==> design/flow/design.v <==
module spi_front (
    input clk,
    input spi_clk_in,
    input rst_n,
    output spi_clk_o,
    output spi_clk_t,
    output spi_mosi_o,
    output spi_mosi_t,
    input spi_miso_i,
    input [31:0] data_mosi,
    output [31:0] data_miso,
    input spi_begin,
    input spi_wide,
    output spi_busy
);
localparam SPI_STATE_IDLE = 0;
localparam SPI_STATE_ACTIVE = 1;
reg spi_state;
reg [4:0] spi_bit_ptr;
reg spi_clk_gate;
reg spi_busy_r;
reg [31:0]spi_tx_data;
reg [31:0]spi_rx_data;
reg [31:0]spi_rx_data_r;
assign spi_busy = spi_busy_r;
reg spi_clk_q;
wire spi_clk_fall = spi_clk_q & ~spi_clk_in;
wire spi_clk_rise = ~spi_clk_q & spi_clk_in;
always @(posedge clk or negedge rst_n) begin
    if(~rst_n) begin
        spi_clk_q <= 1'b0;
    end else begin
        spi_clk_q <= spi_clk_in;
    end
end
assign spi_clk_o = spi_clk_in & spi_clk_gate;
always @(posedge clk or negedge rst_n) begin
    if(~rst_n) begin
        spi_state <= SPI_STATE_IDLE;
        spi_bit_ptr <= 3'b0;
        spi_clk_gate <= 1'b0;
        spi_busy_r <= 1'b0;
        spi_tx_data <= 8'b0;
        spi_rx_data_r <= 32'b0;
    end else if(spi_clk_fall) begin
        case (spi_state)
            SPI_STATE_IDLE:begin
                if(spi_begin)begin
                    spi_state <= SPI_STATE_ACTIVE;
                    spi_bit_ptr <= {{2{spi_wide}},3'h7};
                    spi_clk_gate <= 1'b1;
                    spi_busy_r <= 1'b1;
                    spi_tx_data <= data_mosi;
                end
            end
            SPI_STATE_ACTIVE:begin
                if(~|spi_bit_ptr)begin
                    spi_state <= SPI_STATE_IDLE;
                    spi_bit_ptr <= 3'h0;
                    spi_clk_gate <= 1'b0;
                    spi_busy_r <= 1'b0;
                    spi_rx_data_r <= spi_rx_data;
                end else begin
                    spi_bit_ptr <= spi_bit_ptr - 3'b1;
                end
            end
            default: begin
                spi_state <= SPI_STATE_IDLE;
                spi_bit_ptr <= 3'b0;
                spi_clk_gate <= 1'b0;
                spi_busy_r <= 1'b0; 
            end
        endcase
    end
end
reg spi_mosi_r;
assign spi_mosi_o = spi_mosi_r;
always @(*) begin
    case (spi_bit_ptr)
        5'd1: spi_mosi_r = spi_tx_data[1];
        5'd2: spi_mosi_r = spi_tx_data[2];
        5'd3: spi_mosi_r = spi_tx_data[3];
        5'd4: spi_mosi_r = spi_tx_data[4];
        5'd5: spi_mosi_r = spi_tx_data[5];
        5'd6: spi_mosi_r = spi_tx_data[6];
        5'd7: spi_mosi_r = spi_tx_data[7];
        5'd8: spi_mosi_r = spi_tx_data[8];
        5'd9: spi_mosi_r = spi_tx_data[9];
        5'd10: spi_mosi_r = spi_tx_data[10];
        5'd11: spi_mosi_r = spi_tx_data[11];
        5'd12: spi_mosi_r = spi_tx_data[12];
        5'd13: spi_mosi_r = spi_tx_data[13];
        5'd14: spi_mosi_r = spi_tx_data[14];
        5'd15: spi_mosi_r = spi_tx_data[15];
        5'd16: spi_mosi_r = spi_tx_data[16];
        5'd17: spi_mosi_r = spi_tx_data[17];
        5'd18: spi_mosi_r = spi_tx_data[18];
        5'd19: spi_mosi_r = spi_tx_data[19];
        5'd20: spi_mosi_r = spi_tx_data[20];
        5'd21: spi_mosi_r = spi_tx_data[21];
        5'd22: spi_mosi_r = spi_tx_data[22];
        5'd23: spi_mosi_r = spi_tx_data[23];
        5'd24: spi_mosi_r = spi_tx_data[24];
        5'd25: spi_mosi_r = spi_tx_data[25];
        5'd26: spi_mosi_r = spi_tx_data[26];
        5'd27: spi_mosi_r = spi_tx_data[27];
        5'd28: spi_mosi_r = spi_tx_data[28];
        5'd29: spi_mosi_r = spi_tx_data[29];
        5'd30: spi_mosi_r = spi_tx_data[30];
        5'd31: spi_mosi_r = spi_tx_data[31];
        default: spi_mosi_r = spi_tx_data[0];
    endcase
end
assign data_miso = spi_rx_data_r;
always @(posedge clk or negedge rst_n) begin
    if(~rst_n) begin
        spi_rx_data <= 8'b0;
    end else if(spi_clk_rise && spi_busy_r) begin
        spi_rx_data <= {spi_rx_data[30:0],spi_miso_i};
    end else begin
        spi_rx_data <= spi_rx_data;
    end
end
endmodule
module spi_host #
	(
		parameter C_S_AXIS_TDATA_WIDTH = 32,
		parameter integer C_S_AXI_DATA_WIDTH	= 32,
		parameter integer C_S_AXI_ADDR_WIDTH	= 8,
		parameter integer SPI_CS_WIDTH	= 16
	) (
	input spi_clk_i,
	output spi_clk_o,
	output spi_clk_t,
	input spi_mosi_i,
	output spi_mosi_o,
	output spi_mosi_t,
	input spi_miso_i,
	output spi_miso_o,
	output spi_miso_t,
	input [SPI_CS_WIDTH - 1:0]spi_cs_i,
	output [SPI_CS_WIDTH - 1:0]spi_cs_o,
	output [SPI_CS_WIDTH - 1:0]spi_cs_t,
	input  s_axi_aclk,
	input  s_axi_aresetn,
	input [C_S_AXI_ADDR_WIDTH-1 : 0] s_axi_awaddr,
	input  s_axi_awvalid,
	output  s_axi_awready,
	input [C_S_AXI_DATA_WIDTH-1 : 0] s_axi_wdata,
	input  s_axi_wvalid,
	output  s_axi_wready,
	output [1 : 0] s_axi_bresp,
	output  s_axi_bvalid,
	input  s_axi_bready,
	input [C_S_AXI_ADDR_WIDTH-1 : 0] s_axi_araddr,
	input  s_axi_arvalid,
	output  s_axi_arready,
	output [C_S_AXI_DATA_WIDTH-1 : 0] s_axi_rdata,
	output [1 : 0] s_axi_rresp,
	output  s_axi_rvalid,
	input  s_axi_rready,
	output  s_axis_tready,
	input [C_S_AXIS_TDATA_WIDTH-1 : 0] s_axis_tdata,
	input  s_axis_tlast,
	input  s_axis_tvalid,
	input  m_axis_tready,
	output [C_S_AXIS_TDATA_WIDTH-1 : 0] m_axis_tdata,
	output  m_axis_tlast,
	output  m_axis_tvalid
);
localparam integer OP_STATUS_ADDR = 0;
localparam integer DATA_ACCESS_ADDR = 4;
localparam integer SPI_CS_W1C_ADDR = 8;
localparam integer SPI_CHIP_SEL_ADDR = 12;
localparam integer SPI_CS_W1S_ADDR = 16;
localparam integer SPI_CTL_ADDR = 20;
localparam integer SPI_CLK_SPCL_ADDR = 24;
localparam integer SPI_BURST_CNT_ADDR = 28;
wire rst_n;
assign rst_n = s_axi_aresetn;
reg [C_S_AXI_ADDR_WIDTH-1:0]awaddr_r;
wire aw_success;
assign aw_success = s_axi_awvalid & s_axi_awready;
reg [C_S_AXI_ADDR_WIDTH-1:0]araddr_r;
wire ar_success;
assign ar_success = s_axi_arvalid & s_axi_arready;
wire spi_state_is_idle;
assign spi_state_is_idle = (spi_control_state == AXI_SPI_STATE_IDLE);
always @(posedge s_axi_aclk or negedge rst_n ) begin
	if(~rst_n)begin
		awaddr_r <= 0;
	end else if(spi_state_is_idle && aw_success) begin
		awaddr_r <= s_axi_awaddr;
	end else begin
		awaddr_r <= awaddr_r;
	end
end
always @(posedge s_axi_aclk or negedge rst_n ) begin
	if(~rst_n)begin
		araddr_r <= 0;
	end else if(ar_success) begin
		araddr_r <= s_axi_araddr;
	end else begin
		araddr_r <= araddr_r;
	end
end
wire [C_S_AXI_ADDR_WIDTH-1:0]awaddr_active;
assign awaddr_active = aw_success ? s_axi_awaddr : awaddr_r;
wire [C_S_AXI_ADDR_WIDTH-1:0]araddr_active;
assign araddr_active = ar_success ? s_axi_araddr : araddr_r;
reg [1:0] axi_mm_if_state ;
reg ar_ready;
wire r_valid;
assign r_valid = ~ar_ready;
assign s_axi_arready = ar_ready;
assign s_axi_rvalid = r_valid & spi_state_is_idle;
always @(posedge s_axi_aclk or negedge rst_n) begin
	if(~rst_n)begin
		ar_ready <= 1'b1;
	end else if(s_axi_arready && s_axi_arvalid) begin
		ar_ready <= 1'b0;
	end else if(s_axi_rready && s_axi_rvalid) begin
		ar_ready <= 1'b1;
	end
end
assign s_axi_rresp = 2'b0;
assign s_axi_awready = spi_state_is_idle;
assign s_axi_wready = spi_state_is_idle;
assign w_ready = spi_state_is_idle;
assign s_axi_bresp = 2'b0;
reg b_valid;
assign s_axi_bvalid = b_valid;
assign s_axi_bvalid = b_valid;
always @(posedge s_axi_aclk or negedge rst_n) begin
	if(~rst_n)begin
		b_valid <= 1'b0;
	end else if(s_axi_wready && s_axi_wvalid && ~b_valid) begin
		b_valid <= 1'b1;
	end else if(s_axi_bready && b_valid) begin
		b_valid <= 1'b0;
	end
end
wire w_success;
assign w_success = s_axi_wvalid & s_axi_wready;
wire r_success;
assign r_success = s_axi_rvalid & s_axi_rready;
localparam AXI_SPI_STATE_IDLE = 5;
localparam AXI_SPI_STATE_MM_ARMED = 0;
localparam AXI_SPI_STATE_MM_ACTIVE = 1;
localparam AXI_SPI_STATE_S_ARMED = 2;
localparam AXI_SPI_STATE_S_ACTIVE = 3;
reg [2:0]spi_control_state ;
	wire spi_mode_stream;
reg [31:0]spi_tx_data;
reg [31:0]spi_strm_b_len;
	wire spi_strm_b_len_nz;
	assign spi_strm_b_len_nz = |spi_strm_b_len;
reg spi_front_begin;
	wire spi_front_wide;
	assign spi_front_wide = spi_control_state[1];
	wire spi_front_busy;
reg s_axis_tready_r;
reg s_axis_tlast_r;
reg m_axis_tvalid_r;
reg m_axis_tlast_r;
assign s_axis_tready = s_axis_tready_r;
assign m_axis_tvalid = m_axis_tvalid_r;
assign m_axis_tlast = m_axis_tlast_r;
always @(posedge s_axi_aclk or negedge rst_n) begin
	if(~rst_n)begin
		s_axis_tlast_r <= 1'b0;
	end else if (s_axis_tvalid && s_axis_tready) begin
		s_axis_tlast_r <= s_axis_tlast;
	end
end
always @(posedge s_axi_aclk or negedge rst_n) begin
	if(~rst_n)begin
		spi_control_state <= AXI_SPI_STATE_IDLE;
		spi_tx_data <= 32'h0;
		spi_strm_b_len <= 32'h0;
		spi_front_begin <= 1'b0;
		s_axis_tready_r <= 1'b0;
		m_axis_tvalid_r <= 1'b0;
		m_axis_tlast_r <= 1'b0;
	end else begin
		case (spi_control_state)
			AXI_SPI_STATE_IDLE : begin
				if (w_success && awaddr_active == DATA_ACCESS_ADDR) begin
					spi_control_state <= AXI_SPI_STATE_MM_ARMED;
					spi_tx_data <= s_axi_wdata;
					spi_front_begin <= 1'b1;
				end else if (w_success && awaddr_active == SPI_BURST_CNT_ADDR) begin
					spi_control_state <= AXI_SPI_STATE_S_ARMED;
					spi_strm_b_len <= s_axi_wdata;
					spi_front_begin <= spi_strm_s2mm;
					s_axis_tready_r <= 1'b1;
					m_axis_tvalid_r <= 1'b0;
					m_axis_tlast_r <= 1'b0;
				end else begin
					if(s_axis_tvalid & s_axis_tready) begin
						s_axis_tready_r <= 1'b0;
					end
					if(m_axis_tvalid & m_axis_tready)begin
						m_axis_tvalid_r <= 1'b0; 
						m_axis_tlast_r <= 1'b0;
					end
				end
			end
			AXI_SPI_STATE_MM_ARMED : begin
				if (spi_front_busy) begin
					spi_control_state <= AXI_SPI_STATE_MM_ACTIVE;
					spi_front_begin <= 1'b0;
				end
			end
			AXI_SPI_STATE_MM_ACTIVE : begin
				if (~spi_front_busy) begin
					spi_control_state <= AXI_SPI_STATE_IDLE;
				end
			end
			AXI_SPI_STATE_S_ARMED : begin
				if (spi_front_busy) begin
					spi_control_state <= AXI_SPI_STATE_S_ACTIVE;
					spi_strm_b_len <= spi_strm_b_len - 32'b1;
					spi_front_begin <= 1'b0;
				end else if(s_axis_tvalid & s_axis_tready) begin
					spi_front_begin <= 1'b1;
					spi_tx_data <= stream_word_odrered;
					s_axis_tready_r <= 1'b0;
					m_axis_tvalid_r <= 1'b0;
				end else if(m_axis_tvalid & m_axis_tready)begin
					spi_front_begin <= 1'b1;
					s_axis_tready_r <= 1'b0;
					m_axis_tvalid_r <= 1'b0;
				end
			end
			AXI_SPI_STATE_S_ACTIVE : begin
				if (~spi_front_busy && spi_strm_b_len_nz) begin
					if(s_axis_tlast_r && ~spi_strm_s2mm) begin
						spi_control_state <= AXI_SPI_STATE_IDLE;
						spi_strm_b_len <= 32'h0;
						s_axis_tready_r <= 1'b1;
						m_axis_tvalid_r <= spi_strm_s2mm;
						m_axis_tlast_r <= spi_strm_s2mm;
					end else begin
						spi_control_state <= AXI_SPI_STATE_S_ARMED;
						s_axis_tready_r <= 1'b1;
						m_axis_tvalid_r <= spi_strm_s2mm;
					end
				end else if (~spi_front_busy && ~spi_strm_b_len_nz) begin
					spi_control_state <= AXI_SPI_STATE_IDLE;
					spi_strm_b_len <= 32'h0;
					s_axis_tready_r <= 1'b1;
					m_axis_tvalid_r <= spi_strm_s2mm;
					m_axis_tlast_r <= spi_strm_s2mm;
				end
			end 
			default: begin
				spi_control_state <= AXI_SPI_STATE_IDLE;
				spi_tx_data <= 32'h0;
				spi_strm_b_len <= 32'h0;
				spi_front_begin <= 1'b0;
				s_axis_tready_r <= 1'b0;
				m_axis_tvalid_r <= 1'b0;
				m_axis_tlast_r <= 1'b0;
			end
		endcase
	end
end
reg [15:0]spi_ctl_reg;
	always @(posedge s_axi_aclk or negedge rst_n) begin
		if(~rst_n)begin
			spi_ctl_reg <= 0;
		end else if(w_success && awaddr_active == SPI_CTL_ADDR && spi_state_is_idle)begin
			spi_ctl_reg <= s_axi_wdata[15:0];
		end else begin
			spi_ctl_reg <= spi_ctl_reg;
		end
	end
wire spi_strm_s2mm;
assign spi_strm_s2mm = spi_ctl_reg[15];
wire [4:0]stream_byte_order;
assign stream_byte_order = spi_ctl_reg[4:0];
localparam STREAM_BYTE_ORDER_0123 = 5'd0;
localparam STREAM_BYTE_ORDER_0132 = 5'd1;
localparam STREAM_BYTE_ORDER_0213 = 5'd2;
localparam STREAM_BYTE_ORDER_0231 = 5'd3;
localparam STREAM_BYTE_ORDER_0312 = 5'd4;
localparam STREAM_BYTE_ORDER_0321 = 5'd5;
localparam STREAM_BYTE_ORDER_1023 = 5'd6;
localparam STREAM_BYTE_ORDER_1032 = 5'd7;
localparam STREAM_BYTE_ORDER_1203 = 5'd8;
localparam STREAM_BYTE_ORDER_1230 = 5'd9;
localparam STREAM_BYTE_ORDER_1302 = 5'd10;
localparam STREAM_BYTE_ORDER_1320 = 5'd11;
localparam STREAM_BYTE_ORDER_2013 = 5'd12;
localparam STREAM_BYTE_ORDER_2031 = 5'd13;
localparam STREAM_BYTE_ORDER_2103 = 5'd14;
localparam STREAM_BYTE_ORDER_2130 = 5'd15;
localparam STREAM_BYTE_ORDER_2301 = 5'd16;
localparam STREAM_BYTE_ORDER_2310 = 5'd17;
localparam STREAM_BYTE_ORDER_3012 = 5'd18;
localparam STREAM_BYTE_ORDER_3021 = 5'd19;
localparam STREAM_BYTE_ORDER_3102 = 5'd20;
localparam STREAM_BYTE_ORDER_3120 = 5'd21;
localparam STREAM_BYTE_ORDER_3201 = 5'd22;
localparam STREAM_BYTE_ORDER_3210 = 5'd23;
reg [31:0] stream_word_odrered;
always @ (*)begin
	case (stream_byte_order)
		STREAM_BYTE_ORDER_0123 : stream_word_odrered = {s_axis_tdata[7:0], s_axis_tdata[15:8], s_axis_tdata[23:16], s_axis_tdata[31:24]};
		STREAM_BYTE_ORDER_0132 : stream_word_odrered = {s_axis_tdata[7:0], s_axis_tdata[15:8], s_axis_tdata[31:24], s_axis_tdata[23:16]};
		STREAM_BYTE_ORDER_0213 : stream_word_odrered = {s_axis_tdata[7:0], s_axis_tdata[23:16], s_axis_tdata[15:8], s_axis_tdata[31:24]};
		STREAM_BYTE_ORDER_0231 : stream_word_odrered = {s_axis_tdata[7:0], s_axis_tdata[23:16], s_axis_tdata[31:24], s_axis_tdata[15:8]};
		STREAM_BYTE_ORDER_0312 : stream_word_odrered = {s_axis_tdata[7:0], s_axis_tdata[31:24], s_axis_tdata[15:8], s_axis_tdata[23:16]};
		STREAM_BYTE_ORDER_0321 : stream_word_odrered = {s_axis_tdata[7:0], s_axis_tdata[31:24], s_axis_tdata[23:16], s_axis_tdata[15:8]};
		STREAM_BYTE_ORDER_1023 : stream_word_odrered = {s_axis_tdata[15:8], s_axis_tdata[7:0], s_axis_tdata[23:16], s_axis_tdata[31:24]};
		STREAM_BYTE_ORDER_1032 : stream_word_odrered = {s_axis_tdata[15:8], s_axis_tdata[7:0], s_axis_tdata[31:24], s_axis_tdata[23:16]};
		STREAM_BYTE_ORDER_1203 : stream_word_odrered = {s_axis_tdata[15:8], s_axis_tdata[23:16], s_axis_tdata[7:0], s_axis_tdata[31:24]};
		STREAM_BYTE_ORDER_1230 : stream_word_odrered = {s_axis_tdata[15:8], s_axis_tdata[23:16], s_axis_tdata[31:24], s_axis_tdata[7:0]};
		STREAM_BYTE_ORDER_1302 : stream_word_odrered = {s_axis_tdata[15:8], s_axis_tdata[31:24], s_axis_tdata[7:0], s_axis_tdata[23:16]};
		STREAM_BYTE_ORDER_1320 : stream_word_odrered = {s_axis_tdata[15:8], s_axis_tdata[31:24], s_axis_tdata[23:16], s_axis_tdata[7:0]};
		STREAM_BYTE_ORDER_2013 : stream_word_odrered = {s_axis_tdata[23:16], s_axis_tdata[7:0], s_axis_tdata[15:8], s_axis_tdata[31:24]};
		STREAM_BYTE_ORDER_2031 : stream_word_odrered = {s_axis_tdata[23:16], s_axis_tdata[7:0], s_axis_tdata[31:24], s_axis_tdata[15:8]};
		STREAM_BYTE_ORDER_2103 : stream_word_odrered = {s_axis_tdata[23:16], s_axis_tdata[15:8], s_axis_tdata[7:0], s_axis_tdata[31:24]};
		STREAM_BYTE_ORDER_2130 : stream_word_odrered = {s_axis_tdata[23:16], s_axis_tdata[15:8], s_axis_tdata[31:24], s_axis_tdata[7:0]};
		STREAM_BYTE_ORDER_2301 : stream_word_odrered = {s_axis_tdata[23:16], s_axis_tdata[31:24], s_axis_tdata[7:0], s_axis_tdata[15:8]};
		STREAM_BYTE_ORDER_2310 : stream_word_odrered = {s_axis_tdata[23:16], s_axis_tdata[31:24], s_axis_tdata[15:8], s_axis_tdata[7:0]};
		STREAM_BYTE_ORDER_3012 : stream_word_odrered = {s_axis_tdata[31:24], s_axis_tdata[7:0], s_axis_tdata[15:8], s_axis_tdata[23:16]};
		STREAM_BYTE_ORDER_3021 : stream_word_odrered = {s_axis_tdata[31:24], s_axis_tdata[7:0], s_axis_tdata[23:16], s_axis_tdata[15:8]};
		STREAM_BYTE_ORDER_3102 : stream_word_odrered = {s_axis_tdata[31:24], s_axis_tdata[15:8], s_axis_tdata[7:0], s_axis_tdata[23:16]};
		STREAM_BYTE_ORDER_3120 : stream_word_odrered = {s_axis_tdata[31:24], s_axis_tdata[15:8], s_axis_tdata[23:16], s_axis_tdata[7:0]};
		STREAM_BYTE_ORDER_3201 : stream_word_odrered = {s_axis_tdata[31:24], s_axis_tdata[23:16], s_axis_tdata[7:0], s_axis_tdata[15:8]};
		STREAM_BYTE_ORDER_3210 : stream_word_odrered = {s_axis_tdata[31:24], s_axis_tdata[23:16], s_axis_tdata[15:8], s_axis_tdata[7:0]};
		default: stream_word_odrered = {s_axis_tdata[7:0], s_axis_tdata[15:8], s_axis_tdata[23:16], s_axis_tdata[31:24]};
	endcase
end
	reg [15:0]spi_clk_pscl;
	reg [3:0]spi_clk_pscl_sel;
	reg spi_clk_gen;
	always @(posedge s_axi_aclk or negedge rst_n) begin
		if(~rst_n)begin
			spi_clk_pscl_sel <= 1;
		end else if(w_success && awaddr_active == SPI_CLK_SPCL_ADDR && spi_state_is_idle)begin
			spi_clk_pscl_sel <= s_axi_wdata[3:0];
		end else begin
			spi_clk_pscl_sel <= spi_clk_pscl_sel;
		end
	end
	always @(*)begin
		case(spi_clk_pscl_sel)
		4'h0: spi_clk_gen = 1'b0;
		4'h1: spi_clk_gen = spi_clk_pscl[0];
		4'h2: spi_clk_gen = spi_clk_pscl[1];
		4'h3: spi_clk_gen = spi_clk_pscl[2];
		4'h4: spi_clk_gen = spi_clk_pscl[3];
		4'h5: spi_clk_gen = spi_clk_pscl[4];
		4'h6: spi_clk_gen = spi_clk_pscl[5];
		4'h7: spi_clk_gen = spi_clk_pscl[6];
		4'h8: spi_clk_gen = spi_clk_pscl[7];
		4'h9: spi_clk_gen = spi_clk_pscl[8];
		4'hA: spi_clk_gen = spi_clk_pscl[9];
		4'hB: spi_clk_gen = spi_clk_pscl[10];
		4'hC: spi_clk_gen = spi_clk_pscl[11];
		4'hD: spi_clk_gen = spi_clk_pscl[12];
		4'hE: spi_clk_gen = spi_clk_pscl[13];
		4'hF: spi_clk_gen = spi_clk_pscl[14];
		default: spi_clk_gen = spi_clk_pscl[15];
		endcase
	end
	always @(posedge s_axi_aclk or negedge rst_n) begin
		if(~rst_n)begin
			spi_clk_pscl <= 16'b0;
		end else begin
			spi_clk_pscl <= spi_clk_pscl + 1;
		end
	end
	reg [SPI_CS_WIDTH-1:0]chip_sel_r;
	always @(posedge s_axi_aclk or negedge rst_n) begin
		if(~rst_n)begin
			chip_sel_r <= 16'hFFFF;
		end else if(w_success && awaddr_active == SPI_CHIP_SEL_ADDR && spi_state_is_idle)begin
			chip_sel_r <= s_axi_wdata[SPI_CS_WIDTH-1:0];
		end else if(w_success && awaddr_active == SPI_CS_W1C_ADDR && spi_state_is_idle)begin
			chip_sel_r <= chip_sel_r & ~s_axi_wdata[SPI_CS_WIDTH-1:0];
		end else if(w_success && awaddr_active == SPI_CS_W1S_ADDR && spi_state_is_idle)begin
			chip_sel_r <= chip_sel_r | s_axi_wdata[SPI_CS_WIDTH-1:0];
		end else begin
			chip_sel_r <= chip_sel_r;
		end
	end
	assign spi_cs_o = chip_sel_r;
wire [31:0]spi_front_tx_data;
assign spi_front_tx_data = spi_tx_data | {32{spi_strm_s2mm}};
wire [31:0]spi_front_rx_data;
assign m_axis_tdata = {spi_front_rx_data[7:0],spi_front_rx_data[15:8],spi_front_rx_data[23:16],spi_front_rx_data[31:24]};
spi_front front(
    .clk(s_axi_aclk),
    .spi_clk_in(spi_clk_gen),
    .rst_n(rst_n),
    .spi_clk_o(spi_clk_o),
    .spi_mosi_o(spi_mosi_o),
    .spi_miso_i(spi_miso_i),
    .data_mosi(spi_front_tx_data),
    .data_miso(spi_front_rx_data),
    .spi_begin(spi_front_begin),
    .spi_wide(spi_front_wide),
    .spi_busy(spi_front_busy)
);
assign spi_clk_t = 1'b0; 
assign spi_mosi_t = 1'b0; 
assign spi_miso_t = 1'b1; 
assign spi_miso_o = 1'b1; 
assign spi_cs_t = 16'b0; 
reg [C_S_AXI_DATA_WIDTH-1:0]s_axi_rdata_r;
assign s_axi_rdata = s_axi_rdata_r;
	always @(*) begin
		case (araddr_active)
			DATA_ACCESS_ADDR : s_axi_rdata_r = spi_front_rx_data ; 	 
			SPI_CHIP_SEL_ADDR : s_axi_rdata_r = {16'h0,chip_sel_r} ;		 
			OP_STATUS_ADDR : s_axi_rdata_r = {31'h000,spi_front_busy} ;	 
			SPI_CLK_SPCL_ADDR : s_axi_rdata_r = {20'h000,spi_clk_pscl_sel};  
			SPI_CTL_ADDR : s_axi_rdata_r = {16'h000,spi_ctl_reg};  
			default: s_axi_rdata_r = 32'h67676767;
		endcase
	end
endmodule
==> design/flow/run.sh <==
#!/bin/bash
# the make line also repeats each setting of config.mk as NAME=value (left out here)
make -C /OpenROAD-flow-scripts/flow DESIGN_CONFIG=/design/flow/config.mk WORK_HOME=/design/flow/orfs CLKGATE_MAP_FILE= finish
==> design/flow/constraint.sdc <==
create_clock -name core_clock -period 4.77 [get_ports {s_axi_aclk}]
set_input_delay 0.9540 -clock core_clock [delete_from_list [all_inputs] [get_ports {s_axi_aclk}]]
set_output_delay 0.9540 -clock core_clock [all_outputs]
set_load 0.01 [all_outputs]
==> design/flow/config.mk <==
export PLATFORM = sky130hd
export DESIGN_NAME = spi_host
export DESIGN_NICKNAME = spi_host
export VERILOG_FILES = /design/flow/design.v
export SDC_FILE = /design/flow/constraint.sdc
export NUM_CORES = 4
export LEC_CHECK = 0
export CAP_MARGIN = 20
export CORE_MARGIN = 2
export CORE_UTILIZATION = 71
export CTS_CLUSTER_SIZE = 27
export GPL_ROUTABILITY_DRIVEN = 1
export MAX_ROUTING_LAYER = met4
export PLACE_DENSITY = 0.66
export SETUP_SLACK_MARGIN = 0.69
export SLEW_MARGIN = 20
==> impl_metrics.yaml, run 1 <==
# implementation run metrics
synthesis:
  synthAdderAreaFrac_pct: 0.733
  yosys.stat.seqShare_pct: 45.1
  yosys.area.top_type: "dfrtp_1"
  yosys-top-cells-count: "dfrtp_1, nor2_1, nand2_1, a21oi_1, mux2_2"
  ys_ff: 245
  flop_cell: "dfrtp_1"
  aoi_share_pct: 22.4
  area_leaders: "dfrtp_1, mux2_2, a21oi_1"
  xor_share_pct: 1.09
  edf_count: 0
  avgSynthCellArea_um2: 9.36
  yosysCellCount: 1459
  synthArstFlopShare_pct: 100
  synth_area_um2: 13700
  top_logic_kind: "AND-OR/OR-AND gates"
  top_cell: "dfrtp_1"
  ys_types: 74
  yosys.area_share.simple_pct: 15.2
  synthCells: 1459
  ys_warn_count: 3
  top_cell_area_share_pct: 41.2
  ys_area_um2: 13700
  mux_share_pct: 9.96
route:
  drt-total-wl_um: 52000
  viasPerCell: 7.56
  drt_first_pass_iters: 17
  routed-via-count: 14100
  route.detailed.drc: 0
  detail-route-antenna-nets: 0
  drt_iter0_markers: 2896
  wl_per_cell_um: 27.8
status:
  status: "finished clean"
sta:
  rsz0062_at_grt: "no"
  max_freq_mhz: 241
  period_used_pct: 87.1
  worst_pin_slew_ns: 1.15
  whs_ns: 0.480
  period_needed_ns: 4.16
  hold_viol: 0
  fin_skew_ns: 0.0287
  setup_viol: 0
  final_max_slew_viol_count: 0
  relSlewSlack_pct: 23.3
  finalWorstSetupSlack_ns: 0.613
clock_tree:
  clkLatencyLatePin_ns: 0.55
  clock-sinks: 245
  clockBufferDepth: 3
  clk_pin_slew_ns: 0.06
  cts.hold.buffers_added: 0
  root_buffer: "clkbuf_16"
  cts_buffers: 26
  h-tree-depth: 1
  cts_tree: "built"
power:
  intPower_uw: 5290
  irDropWorstVdd_v: 0.000512
  p_seq_uw: 3130
  total_power_uw: 8890
  p_comb_share_pct: 39.3
  p_comb_uw: 3500
  swShare_pct: 40.5
  power-top-group: "combinational cells"
  clock_power_uw: 2270
  seq_power_share_pct: 35.2
  power_switching_uw: 3600
  leakagePower_uw: 0.00711
  power_density_nw_per_um2: 536
  clkPwrFrac_pct: 25.5
global_routing:
  grt_pass1_vias: 13400
  antenna_found_initial: 3
  gr-usage-all-layers_pct: 50.5
  grt_pass1_wl_um: 76700
  grt_overflow: 0
  grt_max_degree: 127
placed_design:
  port_buffers: 180
  gp_congestion: 0.978
  dpl.hpwl_um: 28400
  place_inst: 1799
  place_ws_ns: -0.414
finish:
  final-instance-count-excl-fill: 1867
  area_growth_pct: 21.6
  fin_nets: 1726
  finalCoreUtilization_pct: 88.5
critical_path:
  worst-setup-path-type: "in -> out"
  critical_path.max_stage_delay_ns: 0.44
  path_cells: "clkdlybuf4s50_1, or4_4, nor3_4, o21ai_4, buf_4, buf_4, o21ai_0, dlygate4sd2_1"
  crit_fanout: 4
  rr_worst_depth: 6
  rrSetupSlack_ns: 1.36
  cp_top_family: "buffers and inverters"
  cp-start-kind: "input pin"
  r2r_start: "spi_control_state[2]$_DFFE_PN1P_"
  cp-end-kind: "primary output"
  critPathLaunch: "s_axi_araddr[5]"
  cp.depth: 8
  critPathCapture: "s_axi_rdata[9]"
  critPathBufInv: 4
  slowest_stage: "or4_4"
  required_ns: 3.82
  crit_top_cell: "buf_4"
  crit_arrival_ns: 3.20
worst_hold_path:
  hold_class: "reg -> reg"
  hp-start: "awaddr_r[1]$_DFFE_PN0P_"
  hold_depth: 2
  hold_end: "awaddr_r[1]$_DFFE_PN0P_"
floorplan:
  num_rows: 50
  initCoreUtil_pct: 72.8
  die_h_um: 143
  core-area_um2: 18800
  pin_count: 223
  die_w_um: 143
  chip_area_um2: 20400
flow_run:
  cap_violations: 0
  warnings: 55
==> stage by stage <==
| step | setup TNS (ns) | area (µm²) |
|---|---|---|
| global route | 0 | 16600 |
| floorplan | 0 | 13700 |
| global placement | -0.159 | 15400 |
| detailed placement | -4.56 | 15400 |
| finish | 0 | 16600 |
| CTS | 0 | 16600 |
==> final cells by class <==
type / count / area (µm²)
Antenna cell: 4 / 10.0
Clock buffer: 33 / 728
Clock inverter: 15 / 209
Fill cell: 854 / 2160
Inverter: 22 / 82.6
Multi-Input combinational cell: 1086 / 6990
Sequential cell: 245 / 6160
Tap cell: 234 / 293
Timing Repair Buffer: 228 / 2140
==> routing by layer <==
| layer | vias to the layer above | wire length, µm | global-route usage [%] | part of all wire, % |
|---|---|---|---|---|
| met5 | - | 0 | - | 0 |
| met4 | 0 | 5220 | 32.1 | 10 |
| met3 | 518 | 7490 | 14.7 | 14 |
| met2 | 1543 | 22400 | 75.4 | 43 |
| met1 | 6453 | 16800 | 60.4 | 32 |
| li1 | 5599 | - | - | - |
==> what timing repair did <==
action	in CTS	in global routing
setup endpoints to repair	33	31
pin swaps	6	6
cloned	2	0
setup buffers	14	0
resized	107	37
hold endpoints to repair	0	0
==> run 2, diff against run 1 <==
Settings changed: CORE_UTILIZATION 71 to 60, CTS_CLUSTER_SIZE 27 to unset, GPL_ROUTABILITY_DRIVEN 1 to unset, MAX_ROUTING_LAYER met4 to unset, PLACE_DENSITY 0.66 to unset, SETUP_SLACK_MARGIN 0.69 to unset.
Clock period 4.77 ns to 4.5 ns, I/O delays scaled along.
==> run 2 against run 1 <==
Register-to-register slack lost 0.14 ns. Area after synthesis is the same. Clock power is essentially flat. Clock skew shrank 0.020 ns. Final area shrank 0.69%. Worst hold slack lost 0.15 ns. Synthesized cell count is the same. Critical path type is now reg -> out. Critical endpoint is now spi_mosi_o. Largest cell class unchanged.
==> impl_metrics.yaml, run 2 <==
# implementation run metrics
power:
  clock_power_uw: 2290
  seq_power_share_pct: 36.6
  irDropWorstVdd_v: 0.000439
  power_density_nw_per_um2: 536
  leakagePower_uw: 0.00697
  p_comb_uw: 3310
  intPower_uw: 5550
  power_switching_uw: 3290
  power-top-group: "combinational cells"
  swShare_pct: 37.2
  p_comb_share_pct: 37.4
  p_seq_uw: 3240
  clkPwrFrac_pct: 25.9
clock_tree:
  clk_pin_slew_ns: 0.06
  clockBufferDepth: 3
  clkLatencyLatePin_ns: 0.53
  cts_buffers: 26
  h-tree-depth: 1
  cts_tree: "built"
  root_buffer: "clkbuf_16"
  clock-sinks: 245
synthesis:
  synth_area_um2: 13700
  ys_ff: 245
  ys_warn_count: 3
  edf_count: 0
  xor_share_pct: 1.09
  mux_share_pct: 9.96
  avgSynthCellArea_um2: 9.36
  synthArstFlopShare_pct: 100
  top_logic_kind: "AND-OR/OR-AND gates"
  ys_types: 74
  yosys-top-cells-count: "dfrtp_1, nor2_1, nand2_1, a21oi_1, mux2_2"
  top_cell_area_share_pct: 41.2
  yosys.stat.seqShare_pct: 45.1
  yosys.area_share.simple_pct: 15.2
  ys_area_um2: 13700
  area_leaders: "dfrtp_1, mux2_2, a21oi_1"
  synthAdderAreaFrac_pct: 0.733
  flop_cell: "dfrtp_1"
  yosysCellCount: 1459
  top_cell: "dfrtp_1"
  aoi_share_pct: 22.4
  synthCells: 1459
  yosys.area.top_type: "dfrtp_1"
finish:
  finalCoreUtilization_pct: 73.3
  nFillCells: 1671
  logic_area_um2: 6880
  area_growth_pct: 20.7
  flop_area_um2: 6160
  final-instance-count-excl-fill: 1899
  fin_nets: 1712
placed_design:
  dpl.hpwl_um: 27200
  port_buffers: 180
  place_inst: 1852
  gp_congestion: 0.945
status:
  status: "finished clean"
critical_path:
  critPathBufInv: 2
  critPathLaunch: "front.spi_bit_ptr[0]$_DFFE_PN0P_"
  r2r_start: "spi_ctl_reg[1]$_DFFE_PN0P_"
  worst-setup-path-type: "reg -> out"
  crit_arrival_ns: 3.45
  r2r-end: "spi_tx_data[15]$_DFFE_PN0P_"
  path_cells: "inv_1, ha_4, or3b_2, o21ai_0, a221oi_1, or4b_2, nand4_1, o32a_1, clkdlybuf4s50_1"
  rr_worst_depth: 6
  crit_fanout: 12
  cp-start-kind: "register"
  critPathCapture: "spi_mosi_o"
  rrSetupSlack_ns: 1.22
  cp-end-kind: "primary output"
  cp.depth: 9
  critical_path.max_stage_delay_ns: 0.66
  required_ns: 3.60
  slowest_stage: "or4b_2"
  cp_top_family: "simple AND/OR/NAND/NOR gates"
floorplan:
  num_rows: 55
  initCoreUtil_pct: 60.7
  die_w_um: 155
  die_h_um: 155
  core-area_um2: 22500
  chip_area_um2: 24000
  pin_count: 223
sta:
  rsz0062_at_grt: "no"
  tns_ns: 0
  relSlewSlack_pct: 25.1
  period_used_pct: 96.7
  period_needed_ns: 4.35
  setup_viol: 0
  max_freq_mhz: 230
  hold_viol: 0
  final_max_slew_viol_count: 0
  worst_pin_slew_ns: 1.12
  fin_skew_ns: 0.00868
  whs_ns: 0.326
global_routing:
  antenna_found_initial: 1
  grt_max_degree: 88
  grt_pass1_wl_um: 62500
  grt_pass1_vias: 11500
  grt_overflow: 0
  gr-usage-all-layers_pct: 32.5
route:
  detail-route-antenna-nets: 0
  wl_per_cell_um: 20.6
  drt_iter0_markers: 1341
  route.detailed.drc: 0
  routed-via-count: 12100
  drt-total-wl_um: 39100
  viasPerCell: 6.35
  drt_first_pass_iters: 8
worst_hold_path:
  hold_class: "in -> async"
flow_run:
  cap_violations: 0
  warnings: 51
## run 2: layout make-up
| type | instances | area share [%] |
|---|---|---|
| repair buffers | 214 | 12.8 |
| clock inverters | 13 | 1.18 |
| diodes | 1 | 0.0152 |
| flip-flops and latches | 245 | 37.3 |
| inverters | 22 | 0.501 |
| multi-input cells | 1086 | 41.7 |
| well taps | 285 | 2.16 |
| clock buffers | 33 | 4.35 |
## run 2: per-stage QoR
step	area, µm²	power, µW	setup slack, ns
floorplan	13700	5470	0.813
global placement	15500	6380	0.0398
detailed placement	15500	6460	0.0133
CTS	16500	8770	0.0966
global route	16500	9350	0.0192
finish	16500	8830	0.149
## run 2: what timing repair did
action                     4_1_cts  5_1_grt
setup endpoints to repair        2        8
resized                          2        6
hold buffers                     0        0
setup buffers                    0        0
## run 2: layer usage
metal / part of all wire (%) / track usage [%]
met2: 46 / 51.6
met5: 0 / 0
met4: 3.3 / 10.5
met1: 43 / 45.9
met3: 8.0 / 5.60
==> run 3, diff against run 2 <==
Settings changed: CORE_UTILIZATION 60 to 43, PLACE_DENSITY set to 0.6.
Clock period 4.5 ns to 7.58 ns, I/O delays scaled along.
==> run 3 against run 2 <==
Final cell count grew 5.5%. Final area grew 0.22%. Utilization shrank 21 points. Via count shrank 2.2%. Combinational power shrank 41%. Largest cell class unchanged. Power shrank 41%. Clock power shrank 38%. Highest routed layer unchanged. Register-to-register slack gained 3.1 ns. Setup slack gained 1.1 ns. Flip-flop count is the same. Still clean.
==> impl_metrics.yaml, run 3 <==
# implementation run metrics
clock_tree:
  clk_pin_slew_ns: 0.06
  h-tree-depth: 1
  clkLatencyLatePin_ns: 0.54
  cts_buffers: 28
  cts_resized: 0
  clockBufferDepth: 3
  cts.hold.buffers_added: 0
  clock-sinks: 245
  root_buffer: "clkbuf_16"
  cts_setup_buffers: 0
  cts_tree: "built"
floorplan:
  die_w_um: 182
  die_h_um: 182
  initCoreUtil_pct: 43.5
  chip_area_um2: 33200
  core-area_um2: 31400
  num_rows: 65
  pin_count: 223
route:
  drt_first_pass_iters: 8
  n_antenna_cell: 0
  top_layer: "met4"
  wl_met3_um: 3190
  drt-total-wl_um: 41500
  dr_wl_met2_um: 18200
  routed-via-count: 11800
  route.detailed.drc: 0
  m1WireLength_um: 18700
  detail-route-antenna-nets: 0
  wl_per_cell_um: 20.7
  drt_iter0_markers: 1013
  viasPerCell: 5.88
sta:
  hold_viol: 0
  tns_ns: 0
  setup_viol: 0
  relSlewSlack_pct: 22.2
  worst_pin_slew_ns: 1.16
  finalWorstSetupSlack_ns: 1.23
  final_max_slew_viol_count: 0
  fin_skew_ns: 0.0163
  rsz0062_at_grt: "no"
  max_freq_mhz: 157
  period_needed_ns: 6.35
  period_used_pct: 83.8
power:
  power_density_nw_per_um2: 317
  leakagePower_uw: 0.00691
  p_comb_uw: 1940
  clock_power_uw: 1410
  p_comb_share_pct: 37.1
  power_switching_uw: 1960
  swShare_pct: 37.4
  clkPwrFrac_pct: 26.8
  irDropWorstVdd_v: 0.000178
  p_seq_uw: 1890
  intPower_uw: 3280
  seq_power_share_pct: 36.1
  power-top-group: "combinational cells"
synthesis:
  ys_ff: 245
  mux_share_pct: 9.96
  yosys.area.top_type: "dfrtp_1"
  ys_warn_count: 3
  top_cell_area_share_pct: 41.2
  synthArstFlopShare_pct: 100
  flop_cell: "dfrtp_1"
  edf_count: 0
  avgSynthCellArea_um2: 9.36
  yosys-top-cells-count: "dfrtp_1, nor2_1, nand2_1, a21oi_1, mux2_2"
  synthCells: 1459
  top_cell: "dfrtp_1"
  yosys.area_share.simple_pct: 15.2
  top_logic_kind: "AND-OR/OR-AND gates"
  yosys.stat.seqShare_pct: 45.1
  yosysCellCount: 1459
  xor_share_pct: 1.09
  ys_area_um2: 13700
  synthAdderAreaFrac_pct: 0.733
  area_leaders: "dfrtp_1, mux2_2, a21oi_1"
  aoi_share_pct: 22.4
  synth_area_um2: 13700
  ys_types: 74
critical_path:
  r2r-end: "spi_tx_data[7]$_DFFE_PN0P_"
  slowest_stage: "clkdlybuf4s50_1"
  cp_top_family: "buffers and inverters"
  crit_fanout: 20
  r2r_start: "spi_control_state[2]$_DFFE_PN1P_"
  critPathCapture: "s_axi_rdata[9]"
  crit_arrival_ns: 4.84
  crit_top_cell: "clkdlybuf4s50_1"
  path_cells: "clkdlybuf4s50_1, nand2_1, mux2i_1, inv_1, nor2_1, nor3_1, a211oi_2, buf_4, o21ai_0, clkdlybuf4s50_1"
  critical_path.max_stage_delay_ns: 0.50
  rr_worst_depth: 8
  rrSetupSlack_ns: 4.27
  cp-end-kind: "primary output"
  critPathBufInv: 4
  cp-start-kind: "input pin"
  critPathLaunch: "s_axi_arvalid"
  cp.depth: 10
  required_ns: 6.06
  worst-setup-path-type: "in -> out"
finish:
  nFillCells: 2908
  fin_nets: 1698
  area_growth_pct: 21.0
global_routing:
  grt_max_degree: 169
  grt_pass1_vias: 11400
  antenna_found_initial: 0
  gr-usage-all-layers_pct: 24.6
  grt_pass1_wl_um: 65100
  grt_overflow: 0
flow_run:
  cap_violations: 0
  warnings: 51
placed_design:
  place_ws_ns: 1.22
  gp_congestion: 0.869
  dpl.hpwl_um: 28500
  port_buffers: 180
worst_hold_path:
  hold_depth: 1
  hold_end: "spi_clk_pscl[14]$_DFF_PN0_"
  hp-start: "spi_clk_pscl[14]$_DFF_PN0_"
  hold_class: "reg -> reg"
status:
  status: "finished clean"
## run 3: layout make-up
class / instances / area, µm² / share of cell area, %
repair buffers: 198 / 1950 / 11.8
clock buffers: 40 / 837 / 5.06
clock inverters: 11 / 133 / 0.802
inverters: 22 / 82.6 / 0.500
flip-flops and latches: 245 / 6160 / 37.2
well taps: 402 / 503 / 3.04
multi-input cells: 1086 / 6860 / 41.5
## run 3: metal layers
layer  vias up  global-route usage [%]
met5         -                       0
met4         0                    8.42
li1       5541                       -
met2       463                    37.3
met1      5703                    34.8
met3        86                    5.59
## run 3: metrics by stage
stage	util, %	std cells	instance area [µm²]	hold WS, ns	total power (µW)
finish	52.7	2004	16500	0.475	5240
global route	52.7	2004	16500	0.518	5590
CTS	52.6	2004	16500	0.473	5240
detailed placement	49.5	1953	15500	0.461	3820
global placement	49.5	1953	15500	0.460	3790
floorplan	-	1481	13700	0.440	3250
==> run 4, diff against run 3 <==
Settings changed: CAP_MARGIN 20 to 5, CORE_UTILIZATION 43 to 72, CTS_CLUSTER_SIZE set to 27, GPL_ROUTABILITY_DRIVEN set to 1, MAX_ROUTING_LAYER set to met4, PLACE_DENSITY 0.6 to 0.66, SETUP_SLACK_MARGIN set to 0.69.
Clock period 7.58 ns to 4.28 ns, I/O delays scaled along.
==> run 4 against run 3 <==
The run now fails in global routing. Area after synthesis stayed put. Synthesized cell count stayed put. Die area is 40% lower.
==> impl_metrics.yaml, run 4 <==
# generated from flow reports
synthesis:
  yosysCellCount: 1459
  top_logic_kind: "AND-OR/OR-AND gates"
  synthCells: 1459
  yosys-top-cells-count: "dfrtp_1, nor2_1, nand2_1, a21oi_1, mux2_2"
  ys_area_um2: 13700
  xor_share_pct: 1.09
  area_leaders: "dfrtp_1, mux2_2, a21oi_1"
  ys_types: 74
  ys_warn_count: 3
  synthArstFlopShare_pct: 100
  edf_count: 0
  yosys.area_share.simple_pct: 15.2
  top_cell: "dfrtp_1"
  synthAdderAreaFrac_pct: 0.733
  yosys.stat.seqShare_pct: 45.1
  avgSynthCellArea_um2: 9.36
  mux_share_pct: 9.96
  ys_ff: 245
  top_cell_area_share_pct: 41.2
  aoi_share_pct: 22.4
  yosys.area.top_type: "dfrtp_1"
  flop_cell: "dfrtp_1"
  synth_area_um2: 13700
clock_tree:
  clockBufferDepth: 3
  cts_buffers: 26
  root_buffer: "clkbuf_16"
  h-tree-depth: 1
  clock-sinks: 245
  cts.hold.buffers_added: 0
placed_design:
  place_area_um2: 15500
  dpl.hpwl_um: 28500
  gp_congestion: 0.982
  port_buffers: 180
floorplan:
  num_rows: 50
  pin_count: 223
  initCoreUtil_pct: 73.3
  die_w_um: 142
  chip_area_um2: 20100
  core-area_um2: 18600
  die_h_um: 142
status:
  failed_stage: "global routing"
  status: "stopped before the end"
run 4: timing repair:
action                                 in CTS
cloned                                      5
setup endpoints to repair                  34
gates resized                             223
setup buffers                              21
pin swaps                                  17
endpoints found under the hold margin       0
run 4: through the flow:
| step | power, µW | instances | util, % | hold slack [ns] | setup WS (ns) |
|---|---|---|---|---|---|
| CTS | 9590 | 1883 | 90.7 | 0.374 | 0.643 |
| detailed placement | 6890 | 1810 | 83.4 | 0.461 | -0.434 |
| global placement | 6720 | 1810 | 83.4 | 0.457 | -0.250 |
| floorplan | 5760 | 1481 | - | 0.440 | 0.767 |
==> run 5, diff against run 4 <==
Settings changed: CAP_MARGIN 5 to 40, CTS_CLUSTER_DIAMETER set to 92, CTS_CLUSTER_SIZE 27 to 13, GPL_ROUTABILITY_DRIVEN 1 to unset, MAX_ROUTING_LAYER met4 to unset, PLACE_DENSITY 0.66 to 0.79, SETUP_SLACK_MARGIN 0.69 to 0.15.
Clock period 4.28 ns to 4.27 ns, I/O delays scaled along.
==> run 5 against run 4 <==
Now clean on timing, DRC and antenna. Area after synthesis did not move. Synthesized cell count stayed put. Die area did not move.
==> impl_metrics.yaml, run 5 <==
# implementation run metrics
finish:
  area_growth_pct: 21.0
  fin_nets: 1729
  finalCoreUtilization_pct: 88.6
sta:
  whs_ns: 0.365
  finalWorstSetupSlack_ns: 0.0924
  final_max_slew_viol_count: 0
  period_needed_ns: 4.18
  setup_viol: 0
  rsz0062_at_grt: "yes"
  fin_skew_ns: 0.0227
  hold_viol: 0
  period_used_pct: 97.8
  relSlewSlack_pct: 37.7
  worst_pin_slew_ns: 0.935
  max_freq_mhz: 239
synthesis:
  synthCells: 1459
  yosys.stat.seqShare_pct: 45.1
  yosys.area.top_type: "dfrtp_1"
  yosys-top-cells-count: "dfrtp_1, nor2_1, nand2_1, a21oi_1, mux2_2"
  ys_ff: 245
  top_cell: "dfrtp_1"
  avgSynthCellArea_um2: 9.36
  xor_share_pct: 1.09
  edf_count: 0
  yosys.area_share.simple_pct: 15.2
  synthAdderAreaFrac_pct: 0.733
  mux_share_pct: 9.96
  aoi_share_pct: 22.4
  yosysCellCount: 1459
  area_leaders: "dfrtp_1, mux2_2, a21oi_1"
  ys_types: 74
  synth_area_um2: 13700
  top_logic_kind: "AND-OR/OR-AND gates"
  synthArstFlopShare_pct: 100
  ys_warn_count: 3
  top_cell_area_share_pct: 41.2
  ys_area_um2: 13700
  flop_cell: "dfrtp_1"
critical_path:
  cp.depth: 10
  path_cells: "clkdlybuf4s50_1, or4_4, nor3_4, nor2_1, a211oi_2, buf_4, clkbuf_4, buf_4, nand2_1, dlymetal6s2s_1"
  r2r_start: "spi_clk_pscl_sel[0]$_DFFE_PN1P_"
  slowest_stage: "or4_4"
  crit_arrival_ns: 3.32
  critPathBufInv: 5
  rr_worst_depth: 7
  rrSetupSlack_ns: 0.98
  cp_top_family: "buffers and inverters"
  r2r-end: "front.spi_tx_data[23]$_DFFE_PN0P_"
  critPathLaunch: "s_axi_araddr[5]"
  crit_top_cell: "buf_4"
  critical_path.max_stage_delay_ns: 0.56
  required_ns: 3.42
  cp-end-kind: "primary output"
  critPathCapture: "s_axi_rdata[26]"
  crit_fanout: 6
  worst-setup-path-type: "in -> out"
  cp-start-kind: "input pin"
power:
  p_seq_uw: 3430
  p_comb_uw: 3930
  clock_power_uw: 1920
  p_comb_share_pct: 42.3
  power_density_nw_per_um2: 562
  power-top-group: "combinational cells"
  seq_power_share_pct: 37.0
  irDropWorstVdd_v: 0.000447
  leakagePower_uw: 0.00711
  power_switching_uw: 3780
  clkPwrFrac_pct: 20.7
  intPower_uw: 5500
  swShare_pct: 40.8
flow_run:
  cap_violations: 0
  warnings: 56
global_routing:
  grt_overflow: 0
  antenna_found_initial: 2
  grt_max_degree: 118
  gr-usage-all-layers_pct: 44.5
  grt_pass1_wl_um: 70100
  grt_pass1_vias: 12900
floorplan:
  num_rows: 50
  initCoreUtil_pct: 73.3
  pin_count: 223
  core-area_um2: 18600
  die_h_um: 142
  die_w_um: 142
  chip_area_um2: 20100
clock_tree:
  clockBufferDepth: 3
  cts_buffers: 22
  clock-sinks: 245
  h-tree-depth: 1
  cts.hold.buffers_added: 0
  clk_pin_slew_ns: 0.06
  clkLatencyLatePin_ns: 0.53
  root_buffer: "clkbuf_16"
  cts_tree: "built"
route:
  route.detailed.drc: 0
  drt_first_pass_iters: 9
  wl_per_cell_um: 26.0
  detail-route-antenna-nets: 0
  drt_iter0_markers: 2442
  viasPerCell: 7.25
  routed-via-count: 13500
  drt-total-wl_um: 48400
placed_design:
  place_ws_ns: -0.0831
  dpl.hpwl_um: 28500
  port_buffers: 180
  gp_congestion: 1.01
worst_hold_path:
  hold_class: "in -> async"
status:
  status: "finished clean"
==> run 5: what timing repair did <==
item	4_1_cts	5_1_grt
buffers inserted	4	2
gates resized	37	44
setup endpoints to repair	33	26
pin swaps	3	3
gates cloned	1	1
==> run 5: per-stage QoR <==
stage / power, µW / instance area, µm² / cells / TNS [ns]
detailed placement: 6920 / 15600 / 1813 / -0.360
global placement: 6730 / 15500 / 1809 / -3.02
CTS: 8900 / 16400 / 1857 / 0
finish: 9280 / 16500 / 1864 / 0
global route: 9680 / 16500 / 1862 / 0
floorplan: 5770 / 13700 / 1481 / 0
==> run 5: layout make-up <==
| type | count | area, µm² |
|---|---|---|
| antenna | 3 | 7.51 |
| clock buffer | 39 | 646 |
| fill | 857 | 2120 |
| inverter | 22 | 82.6 |
| multi-input combinational | 1086 | 6990 |
| sequential | 245 | 6160 |
| tap | 234 | 293 |
| timing repair buffer | 235 | 2350 |
==> run 5: layer usage <==
metal | GRT usage (%) | share of wire (%) | vias up
met2 | 71.0 | 45 | 1229
met1 | 56.1 | 33 | 6336
met5 | 0 | 0.027 | -
met3 | 10.1 | 13 | 352
li1 | - | - | 5589
met4 | 26.3 | 8.7 | 2
==> run 6, diff against run 5 <==
Settings changed: ABC_AREA set to 0, CTS_CLUSTER_DIAMETER 92 to 394, CTS_CLUSTER_SIZE 13 to 10, PLACE_DENSITY 0.79 to 0.77, SETUP_SLACK_MARGIN 0.15 to 1.28, TNS_END_PERCENT set to 5.
==> run 6 against run 5 <==
Via count grew 6.3%. Count of clock-buffer cells in the layout grew 8. Non-clock buffer count rose by 19. Fmax is 12% higher. Setup slack improved by 0.46 ns. Worst hold slack worse by 0.010 ns. Critical path type unchanged.
==> impl_metrics.yaml, run 6 <==
# implementation run metrics
power:
  power_switching_uw: 4260
  p_comb_uw: 4360
  p_comb_share_pct: 43.2
  power-top-group: "combinational cells"
  seq_power_share_pct: 34.5
  leakagePower_uw: 0.00723
  p_seq_uw: 3480
  clock_power_uw: 2250
  power_density_nw_per_um2: 597
  irDropWorstVdd_v: 0.000523
  clkPwrFrac_pct: 22.2
  intPower_uw: 5830
  swShare_pct: 42.3
sta:
  finalWorstSetupSlack_ns: 0.548
  relSlewSlack_pct: 39.3
  whs_ns: 0.355
  fin_skew_ns: 0.0289
  worst_pin_slew_ns: 0.902
  rsz0062_at_grt: "yes"
  period_needed_ns: 3.72
  final_max_slew_viol_count: 0
  period_used_pct: 87.2
  max_freq_mhz: 269
  setup_viol: 0
  hold_viol: 0
synthesis:
  synthArstFlopShare_pct: 100
  xor_share_pct: 1.09
  yosys-top-cells-count: "dfrtp_1, nor2_1, nand2_1, a21oi_1, mux2_2"
  avgSynthCellArea_um2: 9.36
  edf_count: 0
  mux_share_pct: 9.96
  yosys.area.top_type: "dfrtp_1"
  yosys.stat.seqShare_pct: 45.1
  yosys.area_share.simple_pct: 15.2
  synth_area_um2: 13700
  ys_ff: 245
  flop_cell: "dfrtp_1"
  yosysCellCount: 1459
  ys_types: 74
  top_cell: "dfrtp_1"
  ys_warn_count: 3
  ys_area_um2: 13700
  top_cell_area_share_pct: 41.2
  top_logic_kind: "AND-OR/OR-AND gates"
  synthAdderAreaFrac_pct: 0.733
  area_leaders: "dfrtp_1, mux2_2, a21oi_1"
  synthCells: 1459
  aoi_share_pct: 22.4
clock_tree:
  cts_buffers: 28
  clock-sinks: 245
  cts_tree: "built"
  clockBufferDepth: 3
  cts.hold.buffers_added: 0
  root_buffer: "clkbuf_16"
  clk_pin_slew_ns: 0.06
  clkLatencyLatePin_ns: 0.56
  h-tree-depth: 1
placed_design:
  port_buffers: 180
  place_area_um2: 15600
  gp_congestion: 0.990
  place_ws_ns: -0.0268
  dpl.hpwl_um: 28900
route:
  wl_per_cell_um: 28.0
  drt-total-wl_um: 53000
  routed-via-count: 14400
  route.detailed.drc: 0
  detail-route-antenna-nets: 0
  drt_iter0_markers: 2671
  viasPerCell: 7.58
  drt_first_pass_iters: 19
critical_path:
  critPathBufInv: 3
  cp.depth: 8
  cp-end-kind: "primary output"
  crit_arrival_ns: 2.87
  cp_top_family: "simple AND/OR/NAND/NOR gates"
  required_ns: 3.42
  r2r-end: "spi_strm_b_len[10]$_DFFE_PN0P_"
  worst-setup-path-type: "in -> out"
  path_cells: "buf_8, or4_4, nor3_4, buf_6, o21ai_4, nor2_1, a21o_1, dlygate4sd2_1"
  critical_path.max_stage_delay_ns: 0.56
  crit_fanout: 3
  critPathLaunch: "s_axi_araddr[1]"
  cp-start-kind: "input pin"
  rrSetupSlack_ns: 0.88
  rr_worst_depth: 6
  slowest_stage: "or4_4"
  r2r_start: "spi_control_state[2]$_DFFE_PN1P_"
  critPathCapture: "s_axi_rdata[3]"
finish:
  area_growth_pct: 23.8
  final_cell_area_um2: 16900
  nFillCells: 741
  fin_nets: 1754
status:
  status: "finished clean"
floorplan:
  pin_count: 223
  die_w_um: 142
  chip_area_um2: 20100
  initCoreUtil_pct: 73.3
  die_h_um: 142
  core-area_um2: 18600
  num_rows: 50
global_routing:
  grt_max_degree: 111
  gr-usage-all-layers_pct: 48.8
  grt_overflow: 0
  antenna_found_initial: 2
  grt_pass1_wl_um: 76300
  grt_pass1_vias: 13200
flow_run:
  warnings: 57
  cap_violations: 0
worst_hold_path:
  hold_class: "in -> async"
-- run 6: cell type report --
cell class	instances	area, µm²	share of cell area, %
Clock inverter	1	7.51	0.0444
Sequential cell	245	6160	36.4
Multi-Input combinational cell	1086	7100	42.0
Inverter	22	82.6	0.489
Tap cell	234	293	1.73
Timing Repair Buffer	254	2460	14.5
Antenna cell	4	10.0	0.0592
Clock buffer	47	793	4.69
-- run 6: metrics by stage --
stage                     power (µW)  util (%)  instances  setup TNS (ns)
final                          10100      90.7       1893               0
after global routing           10400      90.6       1890               0
after CTS                       9410      89.8       1876               0
after detailed placement        6980      83.7       1808         -0.0581
after global placement          6820      83.5       1805           -3.46
after floorplan                 5820         -       1481               0
-- run 6: metal layers --
layer / up-vias / global-route usage [%] / routed length (µm) / part of all wire [%]
met3: 482 / 13.7 / 8030 / 15
met1: 6650 / 65.4 / 17700 / 33
met5: - / 0 / 0 / 0
li1: 5664 / - / - / -
met2: 1561 / 73.8 / 22700 / 43
met4: 0 / 24.1 / 4580 / 8.6
-- run 6: repair_timing --
| item | CTS | global route |
|---|---|---|
| buffers inserted | 17 | 12 |
| gates resized | 168 | 56 |
| pin swaps | 18 | 13 |
| endpoints found under the setup margin | 155 | 176 |
| gates cloned | 3 | 0 |
==> run 7, diff against run 6 <==
Settings changed: ABC_AREA 0 to unset, CAP_MARGIN 40 to 20, CORE_UTILIZATION 72 to 38, CTS_CLUSTER_DIAMETER 394 to unset, CTS_CLUSTER_SIZE 10 to unset, PLACE_DENSITY 0.77 to 0.6, SETUP_SLACK_MARGIN 1.28 to unset, TNS_END_PERCENT 5 to unset.
Clock period 4.27 ns to 15.9 ns, I/O delays scaled along.
==> run 7 against run 6 <==
Still clean. Sequential power shrank 74%. Power shrank 75%. Flip-flop count is the same. First-iteration DRC count shrank 58%. Area after synthesis is the same. Clock skew grew 0.0035 ns. Critical path depth grew 1. Setup slack gained 5.4 ns. Final area shrank 1.7%. Combinational power shrank 79%.
==> impl_metrics.yaml, run 7 <==
# implementation run metrics
status:
  status: "finished clean"
synthesis:
  ys_warn_count: 3
  avgSynthCellArea_um2: 9.36
  flop_cell: "dfrtp_1"
  yosys.area.top_type: "dfrtp_1"
  top_cell: "dfrtp_1"
  top_cell_area_share_pct: 41.2
  top_logic_kind: "AND-OR/OR-AND gates"
  synthArstFlopShare_pct: 100
  ys_types: 74
  yosysCellCount: 1459
  synth_area_um2: 13700
  xor_share_pct: 1.09
  synthAdderAreaFrac_pct: 0.733
  ys_area_um2: 13700
  yosys.stat.seqShare_pct: 45.1
  area_leaders: "dfrtp_1, mux2_2, a21oi_1"
  edf_count: 0
  mux_share_pct: 9.96
  ys_ff: 245
  synthCells: 1459
  yosys.area_share.simple_pct: 15.2
  aoi_share_pct: 22.4
  yosys-top-cells-count: "dfrtp_1, nor2_1, nand2_1, a21oi_1, mux2_2"
route:
  m1WireLength_um: 18900
  drt_iter0_markers: 1126
  top_layer: "met4"
  viasPerCell: 5.73
  drt_first_pass_iters: 6
  routed-via-count: 11800
  detail-route-antenna-nets: 0
  wl_met3_um: 3380
  drt-total-wl_um: 42400
  wl_per_cell_um: 20.6
  dr_wl_met2_um: 19300
  route.detailed.drc: 0
  n_antenna_cell: 0
floorplan:
  chip_area_um2: 37500
  die_h_um: 194
  core-area_um2: 35500
  num_rows: 69
  die_w_um: 194
  pin_count: 223
  initCoreUtil_pct: 38.5
global_routing:
  antenna_found_initial: 0
  grt_max_degree: 104
  grt_pass1_vias: 11600
  gr-usage-all-layers_pct: 22.4
  grt_overflow: 0
  grt_pass1_wl_um: 67800
critical_path:
  required_ns: 12.72
  cp_top_family: "buffers and inverters"
  crit_fanout: 20
  crit_arrival_ns: 6.74
  cp-end-kind: "primary output"
  critPathBufInv: 3
  critPathCapture: "s_axi_rdata[6]"
  critical_path.max_stage_delay_ns: 0.68
  rr_worst_depth: 7
  worst-setup-path-type: "in -> out"
  path_cells: "clkdlybuf4s50_1, nand2_1, mux2i_1, inv_1, nor2_1, nor3_1, a211oi_4, o21ai_0, clkdlybuf4s50_1"
  rrSetupSlack_ns: 12.09
  r2r_start: "spi_control_state[2]$_DFFE_PN1P_"
  critPathLaunch: "s_axi_arvalid"
  r2r-end: "spi_strm_b_len[1]$_DFFE_PN0P_"
  crit_top_cell: "clkdlybuf4s50_1"
  cp-start-kind: "input pin"
  slowest_stage: "a211oi_4"
  cp.depth: 9
clock_tree:
  cts_resized: 0
  clkLatencyLatePin_ns: 0.57
  cts_buffers: 28
  cts_tree: "built"
  clockBufferDepth: 3
  cts_setup_buffers: 0
  cts.hold.buffers_added: 0
  h-tree-depth: 1
  root_buffer: "clkbuf_16"
  clk_pin_slew_ns: 0.06
  clock-sinks: 245
power:
  power_density_nw_per_um2: 151
  seq_power_share_pct: 35.6
  power_switching_uw: 946
  clock_power_uw: 681
  clkPwrFrac_pct: 27.1
  intPower_uw: 1560
  total_power_uw: 2510
  p_comb_share_pct: 37.3
  power-top-group: "combinational cells"
  irDropWorstVdd_v: 0.0000935
  p_seq_uw: 892
  leakagePower_uw: 0.00690
  swShare_pct: 37.7
  p_comb_uw: 935
sta:
  final_max_slew_viol_count: 0
  tns_ns: 0
  relSlewSlack_pct: 24.7
  period_used_pct: 62.4
  period_needed_ns: 9.92
  rsz0062_at_grt: "no"
  worst_pin_slew_ns: 1.12
  fin_skew_ns: 0.0324
  hold_viol: 0
  setup_viol: 0
  finalWorstSetupSlack_ns: 5.98
  max_freq_mhz: 101
finish:
  area_growth_pct: 21.7
  fin_nets: 1697
  final_cell_area_um2: 16600
  finalCoreUtilization_pct: 46.8
  nFillCells: 3311
worst_hold_path:
  hold_end: "awaddr_r[5]$_DFFE_PN0P_"
  hold_class: "reg -> reg"
  hold_depth: 2
  hp-start: "awaddr_r[5]$_DFFE_PN0P_"
placed_design:
  gp_congestion: 0.907
  place_ws_ns: 5.62
  dpl.hpwl_um: 29200
  port_buffers: 180
  place_area_um2: 15600
flow_run:
  cap_violations: 0
  warnings: 51
[run 7: area by class of cell]
class	instances	area, µm²	area share, %
multi-input cells	1086	6870	41.3
repair buffers	197	1930	11.6
clock buffers	39	822	4.95
flip-flops and latches	245	6160	37.0
inverters	22	82.6	0.497
clock inverters	13	180	1.08
well taps	461	577	3.47
[run 7: per-layer routing]
layer / GRT usage, % / up-vias
met2: 34.6 / 421
met3: 5.47 / 61
li1: - / 5547
met4: 5.15 / 0
met5: 0 / -
met1: 31.6 / 5793
[run 7: metrics by stage]
stage | hold WS (ns) | cells
4_1_cts | 0.484 | 2063
3_5_place_dp | 0.467 | 2011
6_report | 0.481 | 2063
5_1_grt | 0.502 | 2063
2_1_floorplan | 0.440 | 1481
3_3_place_gp | 0.459 | 2011
No activity file was given, so power comes from the tool's default toggle rates.
